==> flow/design.v (excerpt) <==
module top(
    input logic         clk,
    input logic         SW,          
    input logic [63:0]  pattern,     
    output logic        _48b         
);
For scale: roughly 5300 cells after synthesis, ~210 flip-flops, about 67 I/O pins, roughly 42000 um2 of cells after synthesis.
clock: 6.8 ns
lec_check: 0
abc_area: 0
cap_margin: 10
cell_pad_in_sites_detail_placement: 1
core_aspect_ratio: 1.12
core_margin: 3
core_utilization: 39
cts_cluster_size: 34
gpl_routability_driven: 0
gpl_timing_driven: 1
min_routing_layer: met2
place_density: 0.72
setup_slack_margin: 1.57
slew_margin: 20
tns_end_percent: 95
run.sh (not shown) runs the stock make flow with config.mk's settings and CLKGATE_MAP_FILE=.
The baseline failed in global routing (5_1_grt) (GRT-0116).
Then changed:
Settings changed: CELL_PAD_IN_SITES_GLOBAL_PLACEMENT set to 3, CTS_CLUSTER_SIZE 34 to 75, HOLD_SLACK_MARGIN set to 0.18, MIN_ROUTING_LAYER met2 to met1.
Clock period 6.8 ns to 9.63 ns, I/O delays scaled along.
Result: Now the flow finished clean. Area after synthesis does not change. Die size does not change. Synthesized cell count stays the same.

* * *

Starting RTL as in the previous note.
Design top, start of the top module:
module top(
    input logic         clk,
    input logic         SW,          
    input logic [63:0]  pattern,     
    output logic        _48b         
);
==> flow/config.mk <==
export PLATFORM = sky130hd
export DESIGN_NAME = top
export DESIGN_NICKNAME = top
export VERILOG_FILES = /design/flow/design.v
export SDC_FILE = /design/flow/constraint.sdc
export NUM_CORES = 4
export LEC_CHECK = 0
export ABC_AREA = 1
export CAP_MARGIN = 10
export CELL_PAD_IN_SITES_DETAIL_PLACEMENT = 1
export CORE_ASPECT_RATIO = 1.12
export CORE_MARGIN = 3
export CORE_UTILIZATION = 39
export CTS_CLUSTER_SIZE = 34
export GPL_TIMING_DRIVEN = 1
export MIN_ROUTING_LAYER = met2
export PLACE_DENSITY = 0.72
export SETUP_SLACK_MARGIN = 1.57
export SLEW_MARGIN = 20
export TNS_END_PERCENT = 25
==> flow/constraint.sdc <==
create_clock -name core_clock -period 6.8 [get_ports {clk}]
set_input_delay 1.3600 -clock core_clock [delete_from_list [all_inputs] [get_ports {clk}]]
set_output_delay 1.3600 -clock core_clock [all_outputs]
set_load 0.01 [all_outputs]
The baseline ended with an error in 5_1_grt on GRT-0116.
Edit:
ABC_AREA = 0   (was 1)
CAP_MARGIN = 20   (was 10)
CELL_PAD_IN_SITES_DETAIL_PLACEMENT = unset   (was 1)
CORE_MARGIN = 2   (was 3)
CORE_UTILIZATION = 71   (was 39)
MIN_ROUTING_LAYER = unset   (was met2)
PLACE_DENSITY = 0.64   (was 0.72)
SETUP_SLACK_MARGIN = unset   (was 1.57)
TNS_END_PERCENT = 30   (was 25)
clock period = 5.0 ns   (was 6.8 ns; I/O delays follow)
The new run completed, yet does not pass: setup timing.
Area after synthesis rose by 0.42%.
Die size fell by 45%.
Synthesized cell count fell by 31%.
Edit:
ABC_AREA = unset   (was 0)
CORE_ASPECT_RATIO = unset   (was 1.12)
CORE_UTILIZATION = 40   (was 71)
CTS_CLUSTER_SIZE = unset   (was 34)
GPL_TIMING_DRIVEN = unset   (was 1)
PLACE_DENSITY = unset   (was 0.64)
TNS_END_PERCENT = unset   (was 30)
clock period = 6.7 ns   (was 5.0 ns; I/O delays follow)
This time the run finished with timing, DRC and antenna clean.
Count of clock-buffer cells in the layout grows by 6.
Hold slack gets worse by 20 ps.
Core utilization goes down by 40 points.
Cell area falls by 7.1%.
Global-route usage came out lower by 18 points.
Edit:
ABC_AREA = 1   (was unset)
CTS_CLUSTER_SIZE = 41   (was unset)
GPL_ROUTABILITY_DRIVEN = 0   (was unset)
GPL_TIMING_DRIVEN = 0   (was unset)
HOLD_SLACK_MARGIN = 0.26   (was unset)
clock period = 10.0 ns   (was 6.7 ns; I/O delays follow)
After rerunning:
- die area is lower by 0.41%
- worst hold slack loses 29 ps
- cell area stays flat
- via count is higher by 18%

* * *

job 3912:
The RTL this note starts from:
==> flow/design.v <==
module controller (
    input logic clk,
    input logic reset,
    output logic load_sreg,
    output logic transmit_pixel,
    output logic [5:0] pixel,
    output logic [4:0] frame
);
    localparam TRANSMIT_FRAME       = 1'b0;
    localparam IDLE                 = 1'b1;
    localparam [2:0] READ_CH_VALS   = 3'b001;
    localparam [2:0] LOAD_SREG      = 3'b010;
    localparam [2:0] TRANSMIT_PIXEL = 3'b100;
    localparam [8:0] TRANSMIT_CYCLES    = 9'd360;        
    localparam [22:0] IDLE_CYCLES       = 23'd2400;
    logic state;
    logic next_state;
    logic [2:0] transmit_phase;
    logic [2:0] next_transmit_phase;
    logic [5:0] pixel_counter;
    logic [4:0] frame_counter;
    logic [8:0] transmit_counter;
    logic [22:0] idle_counter;
    logic transmit_pixel_done;
    logic idle_done;
    assign transmit_pixel_done = (transmit_counter == TRANSMIT_CYCLES - 1);
    assign idle_done = (idle_counter == IDLE_CYCLES - 1);
    always_ff @(posedge clk) begin
        if (reset) begin
            state <= TRANSMIT_FRAME;
            transmit_phase <= READ_CH_VALS;
        end
        else begin
            state <= next_state;
            transmit_phase <= next_transmit_phase;
        end
    end
    always_comb begin
        next_state = state;
        case (state)
            TRANSMIT_FRAME:
                if ((pixel_counter == 6'd63) && (transmit_pixel_done))
                    next_state = IDLE;
                else
                    next_state = TRANSMIT_FRAME;
            IDLE:
                if (idle_done)
                    next_state = TRANSMIT_FRAME;
                else
                    next_state = IDLE;
        endcase
    end
    always_comb begin
        next_transmit_phase = READ_CH_VALS;
        if (state == TRANSMIT_FRAME) begin
            case (transmit_phase)
                READ_CH_VALS:
                    next_transmit_phase = LOAD_SREG;
                LOAD_SREG:
                    next_transmit_phase = TRANSMIT_PIXEL;
                TRANSMIT_PIXEL:
                    next_transmit_phase = transmit_pixel_done ? READ_CH_VALS : TRANSMIT_PIXEL;
                default: ;
            endcase
        end
    end
    always_ff @(posedge clk) begin
        if (reset) begin
            pixel_counter <= 6'd0;
        end
        else if ((state == TRANSMIT_FRAME) && transmit_pixel_done) begin
            pixel_counter <= pixel_counter + 1;
        end
    end
    always_ff @(posedge clk) begin
        if (reset) begin
            frame_counter <= 5'd0;
        end
        else if (idle_done) begin
            frame_counter <= frame_counter + 1;
        end
    end
    always_ff @(posedge clk) begin
        if (reset) begin
            transmit_counter <= 9'd0;
        end
        else if (transmit_phase == TRANSMIT_PIXEL) begin
            transmit_counter <= transmit_counter + 1;
        end
        else begin
            transmit_counter <= 9'd0;
        end
    end
    always_ff @(posedge clk) begin
        if (reset) begin
            idle_counter <= 23'd0;
        end
        else if (state == IDLE) begin
            idle_counter <= idle_counter + 1;
        end
        else begin
            idle_counter <= 23'd0;
        end
    end
    assign pixel = pixel_counter;
    assign frame = frame_counter;
    assign load_sreg = (transmit_phase == LOAD_SREG);
    assign transmit_pixel = (transmit_phase == TRANSMIT_PIXEL);
endmodule
module ws2812b(
    input logic clk,
    input logic reset,
    input logic serial_in,
    input logic transmit,
    output logic ws2812b_out,
    output logic shift
);
    localparam IDLE = 1'b0;
    localparam TRANSMITTING = 1'b1;
    localparam T0_CYCLE_COUNT = 4'd5;
    localparam T1_CYCLE_COUNT = 4'd10;
    localparam MAX_CYCLE_COUNT = 4'd15;
    logic state;
    logic [3:0] cycle_count;
    logic bit_being_sent;
    always_ff @(posedge clk) begin
        if (reset) begin
            state <= IDLE;
            cycle_count <= 4'd0;
            bit_being_sent <= 1'b0;
        end
        else begin
            case (state)
                IDLE:
                    if (transmit == 1'b1) begin
                        state <= TRANSMITTING;
                        cycle_count <= 4'd0;
                        bit_being_sent <= serial_in;
                    end
                TRANSMITTING:
                    if (transmit == 1'b0) begin
                        state <= IDLE;
                    end
                    else if (cycle_count == MAX_CYCLE_COUNT - 1) begin
                        cycle_count <= 4'd0;
                        bit_being_sent <= serial_in;
                    end
                    else begin
                        cycle_count <= cycle_count + 1;
                    end
                default:
                    state <= IDLE;
            endcase
        end
    end
    always_comb begin
        if (state == TRANSMITTING)
            if (bit_being_sent == 1'b0)
                ws2812b_out = (cycle_count < T0_CYCLE_COUNT);
            else
                ws2812b_out = (cycle_count < T1_CYCLE_COUNT);
        else
            ws2812b_out = 1'b0;
    end
    assign shift = (state == TRANSMITTING) && (cycle_count == 4'd0);
endmodule
module rules (
    input logic clk,
    input logic reset,
    input logic step,            
    input logic [127:0] initial_pattern,
    output logic [127:0] grid    
);
    logic [127:0] next_grid;
    always_ff @(posedge clk) begin
        if (reset) begin
            grid <= initial_pattern;
        end
        else if (step) begin
            grid <= next_grid;
        end
    end
    function automatic int neighbors(input int row, input int col, input logic [127:0] g);
        int living;
        int r, c, nr, nc, idx;
        living = 0;
            for (nr = -1; nr <= 1; nr++) begin  
                for (nc = -1; nc <= 1; nc++) begin  
                    if (!(nr == 0 && nc == 0)) begin  
                        r = (row + nr + 8) % 8;  
                        c = (col + nc + 8) % 8;  
                        idx = r * 8 + c;  
                        if (g[2*idx +: 2] == 2'b11) living++;  
                    end
                end
            end
        neighbors =  living;  
    endfunction
generate;
    genvar ir, ic;
    for (ir=0; ir<8; ir++) begin  
        for (ic=0; ic<8; ic++) begin  
            localparam int index = ir * 8 + ic;  
            int living_neighbors;
            always_comb begin
                living_neighbors = neighbors(ir, ic, grid); 
                if (grid[2*index +: 2] == 2'b11) begin  
                    if (living_neighbors == 2 || living_neighbors==3) begin
                        next_grid[2*index +: 2] = 2'b11;
                    end
                    else begin
                        next_grid[2*index +: 2] = 2'b01;
                    end
                end
                else if (grid[2*index +: 2] == 2'b01) begin  
                    if (living_neighbors == 3) begin
                        next_grid[2*index +: 2] = 2'b11;
                    end
                    else begin
                        next_grid[2*index +: 2] = 2'b10;
                    end
                end
                else if (grid[2*index +: 2] == 2'b10) begin  
                    if (living_neighbors == 3) begin
                        next_grid[2*index +: 2] = 2'b11;
                    end
                    else begin
                        next_grid[2*index +: 2] = 2'b00;
                    end
                end
                else  begin  
                    if (living_neighbors == 3) begin
                        next_grid[2*index +: 2] = 2'b11;
                    end
                    else begin
                        next_grid[2*index +: 2] = 2'b00;
                    end
                end
            end
        end
    end
endgenerate
endmodule
module top(
    input logic         clk,
    input logic         SW,          
    input logic [63:0]  pattern,     
    output logic        _48b         
);
    logic [127:0] grid;
    logic [127:0] initial_pattern;
    logic step_game;
    logic reset;
    logic [23:0] shift_reg;
    logic shift;
    logic ws2812b_out;
    logic [5:0] pixel;
    logic load_sreg;
    logic transmit_pixel;
    logic [4:0] frame;
    logic [4:0] last_frame;
    localparam [23:0] OFF     = 24'h000000;
    localparam [23:0] RED     = 24'h00FF00;
    localparam [23:0] GREEN   = 24'hFF0000;
    localparam [23:0] BLUE    = 24'h0000FF;
    genvar gi;
    generate
        for (gi = 0; gi < 64; gi++) begin : g_init
            assign initial_pattern[2*gi +: 2] = pattern[gi] ? 2'b11 : 2'b00;
        end
    endgenerate
    assign reset = ~SW;
    rules u3 (
        .clk(clk),
        .reset(reset),
        .step(step_game),
        .initial_pattern(initial_pattern),
        .grid(grid)  
    );
    ws2812b u4 (
        .clk            (clk),
        .reset          (reset),
        .serial_in      (shift_reg[23]),
        .transmit       (transmit_pixel),
        .ws2812b_out    (ws2812b_out),
        .shift          (shift)
    );
    controller u5 (
        .clk            (clk),
        .reset          (reset),
        .load_sreg      (load_sreg),
        .transmit_pixel (transmit_pixel),
        .pixel          (pixel),
        .frame          (frame)
    );
    always_ff @(posedge clk) begin
        if (reset)
            last_frame <= 5'd0;
        else
            last_frame <= frame;
    end
    assign step_game = (frame != last_frame);  
    always_ff @(posedge clk) begin
        if (reset) begin
            shift_reg <= OFF;
        end
        else if (load_sreg) begin
            if (grid[2*pixel +: 2] == 2'b11) begin  
                shift_reg <= GREEN;
            end
            else if (grid[2*pixel +: 2] == 2'b01) begin  
                shift_reg <= BLUE;
            end
            else if (grid[2*pixel +: 2] == 2'b10) begin  
                shift_reg <= RED;
            end
            else begin  
                shift_reg <= OFF;
            end
        end
        else if (shift) begin
            shift_reg <= { shift_reg[22:0], 1'b0 };
        end
    end
    assign _48b = ws2812b_out;
endmodule
==> flow/config.mk <==
export PLATFORM = sky130hd
export DESIGN_NAME = top
export DESIGN_NICKNAME = top
export VERILOG_FILES = /design/flow/design.v
export SDC_FILE = /design/flow/constraint.sdc
export NUM_CORES = 4
export LEC_CHECK = 0
export CAP_MARGIN = 20
export CORE_MARGIN = 2
export CORE_UTILIZATION = 72
export CTS_CLUSTER_SIZE = 34
export MAX_ROUTING_LAYER = met4
export PLACE_DENSITY = 0.66
export SETUP_SLACK_MARGIN = 1.4
export SLEW_MARGIN = 20
==> flow/constraint.sdc <==
create_clock -name core_clock -period 4.83 [get_ports {clk}]
set_input_delay 0.9660 -clock core_clock [delete_from_list [all_inputs] [get_ports {clk}]]
set_output_delay 0.9660 -clock core_clock [all_outputs]
set_load 0.01 [all_outputs]
Job 3912: DPL-0038 in global routing (5_1_grt) -> run aborted
[inputs] job 6747 vs job 3912
Settings: MAX_ROUTING_LAYER: met4 -> unset; CTS_CLUSTER_SIZE: 34 -> 54; SETUP_SLACK_MARGIN: 1.4 -> 2.26; PLACE_DENSITY: 0.66 -> unset; CORE_UTILIZATION: 72 -> 66; the clock period (ns, I/O delays scaled along): 4.83 -> 7.82.
==> results <==
- Job 6747 reached the final stage; the timing, design-rule and antenna checks on its layout passed.
- Summary of the comparison: detailed placer's ending HPWL is lower in job 6747, relative to job 3912.
- From job 6747 to job 3912, fraction of synthesized cell area in xor and xnor cells did not move at all.
- In the reports for job 3912 and job 6747, the larger post-placement cell area belongs to job 3912.
- Compared with job 3912, job 6747 shows area of the core higher by 9.1%.
- Of job 3912 and job 6747, the run reporting the lower die area was job 3912.
- In the tables for job 3912 and job 6747, effective utilization at floorplan reads lower with job 6747.
Input-level comparison between job 5510 and job 6747:
Settings: PLACE_DENSITY newly set to 0.41; CTS_CLUSTER_SIZE removed (was 54); ABC_AREA newly set to 1; CORE_UTILIZATION changed from 66 to 72; SETUP_SLACK_MARGIN removed (was 2.26); the clock period (ns, I/O delays scaled along) changed from 7.82 to 4.92.
--- outcome ---
Global-route wire length before repair down 4.3% in job 5510 wrt job 6747
| aoi/oai-family share of the synthesized area | job 5510 vs job 6747 | 10 points lower |
Per the comparison of job 5510 with job 6747, maximum fanout count along the critical path lost 13; count of plain and timing-repair buffers dropped 92; number of buffers and inverters on the critical path +2; final-layout clock-cell area share now sits at about the same level.
The global-route usage number comes out higher for job 5510 vs job 6747.
Compared with job 6747, job 5510 shows wire length lower by about 9%.
For the combinational share of cell area, job 5510 came in 4.5 points lower than job 6747 did.
### job 5510 -> job 2735
Settings: ABC_AREA removed (was 1); CAP_MARGIN changed from 20 to 5; CTS_CLUSTER_DIAMETER newly set to 148; PLACE_DENSITY removed (was 0.41); the clock period (ns, I/O delays scaled along) changed from 4.92 to 4.6.
--- outcome ---
- Post-synthesis sequential area ratio: job 2735 vs job 5510, no meaningful difference
- Job 2735 -> job 5510: height of the die flat
- Side by side, placed instance count turned out lower in job 2735 than in job 5510.
- The die used by job 2735 is larger than the one used by job 5510.
- In the summary table, job 2735 is marked failed, with error GRT-0232 raised in global routing (5_1_grt).
- Diff job 5510 -> job 2735: fraction of registers with async set/reset about even; post-CTS repair timing setup buffer count rose 113; CTS buffer count rose 1; area after synthesis rose 180 µm².
- Job 2735 vs job 5510, yosys stat chip area went up by about 0.4%.
- Post-synthesis instance total delta for job 2735 relative to job 5510: 2,357 lower

* * *

run A:
Starts from the design.v that is shown in full above.
make LEC_CHECK=0 CAP_MARGIN=20 CORE_MARGIN=2 CORE_UTILIZATION=71 CTS_CLUSTER_SIZE=54 SLEW_MARGIN=20 finish   # period 7.82 ns
Having completed the whole flow, run A delivered a layout that passed the timing, design-rule and antenna checks.
Changes in run B relative to run A:
Settings: CORE_UTILIZATION now 72, was 71; CTS_CLUSTER_SIZE no longer set, was 54; the clock period (ns, I/O delays scaled along) now 6.7, was 7.82.
Results
- | sequential share of layout area | run A vs run B | ≈ equal |
- Final critical-path share of the clock period ended up 6.5 points higher on run B than on run A.
- As far as instance tally after logic synthesis goes, run B and run A are indistinguishable; the numbers are identical.
- NOTE: non-filler instance count after layout in run B exceeds that of run A
- Routed wire length: lower on run A
Edits applied to the flow inputs when going from run B to run C:
Settings: setting MAX_ROUTING_LAYER to met4 for the first time; changing CAP_MARGIN from 20 to 0; setting PLACE_DENSITY to 0.66 for the first time; setting SETUP_SLACK_MARGIN to 0.48 for the first time; changing the clock period (ns, I/O delays scaled along) from 6.7 to 4.83.
[summary]
- The log for run C ends in 5_1_grt with error DPL-0038, so the run never completed.
- Run B → run C: post-DP HPWL grew by about 9%; cell resize tally after clock tree synthesis went up.
- Looking only at post-placement worst setup slack, and setting everything else aside, the higher value of run B and run C goes to run B.
- The count of placed standard cells including taps in run C sits 189 above the value recorded for run B.
- Looking at number of setup buffers added after CTS, run C sits 213 above run B.
- Area reported by Yosys stat: run B vs run C identical
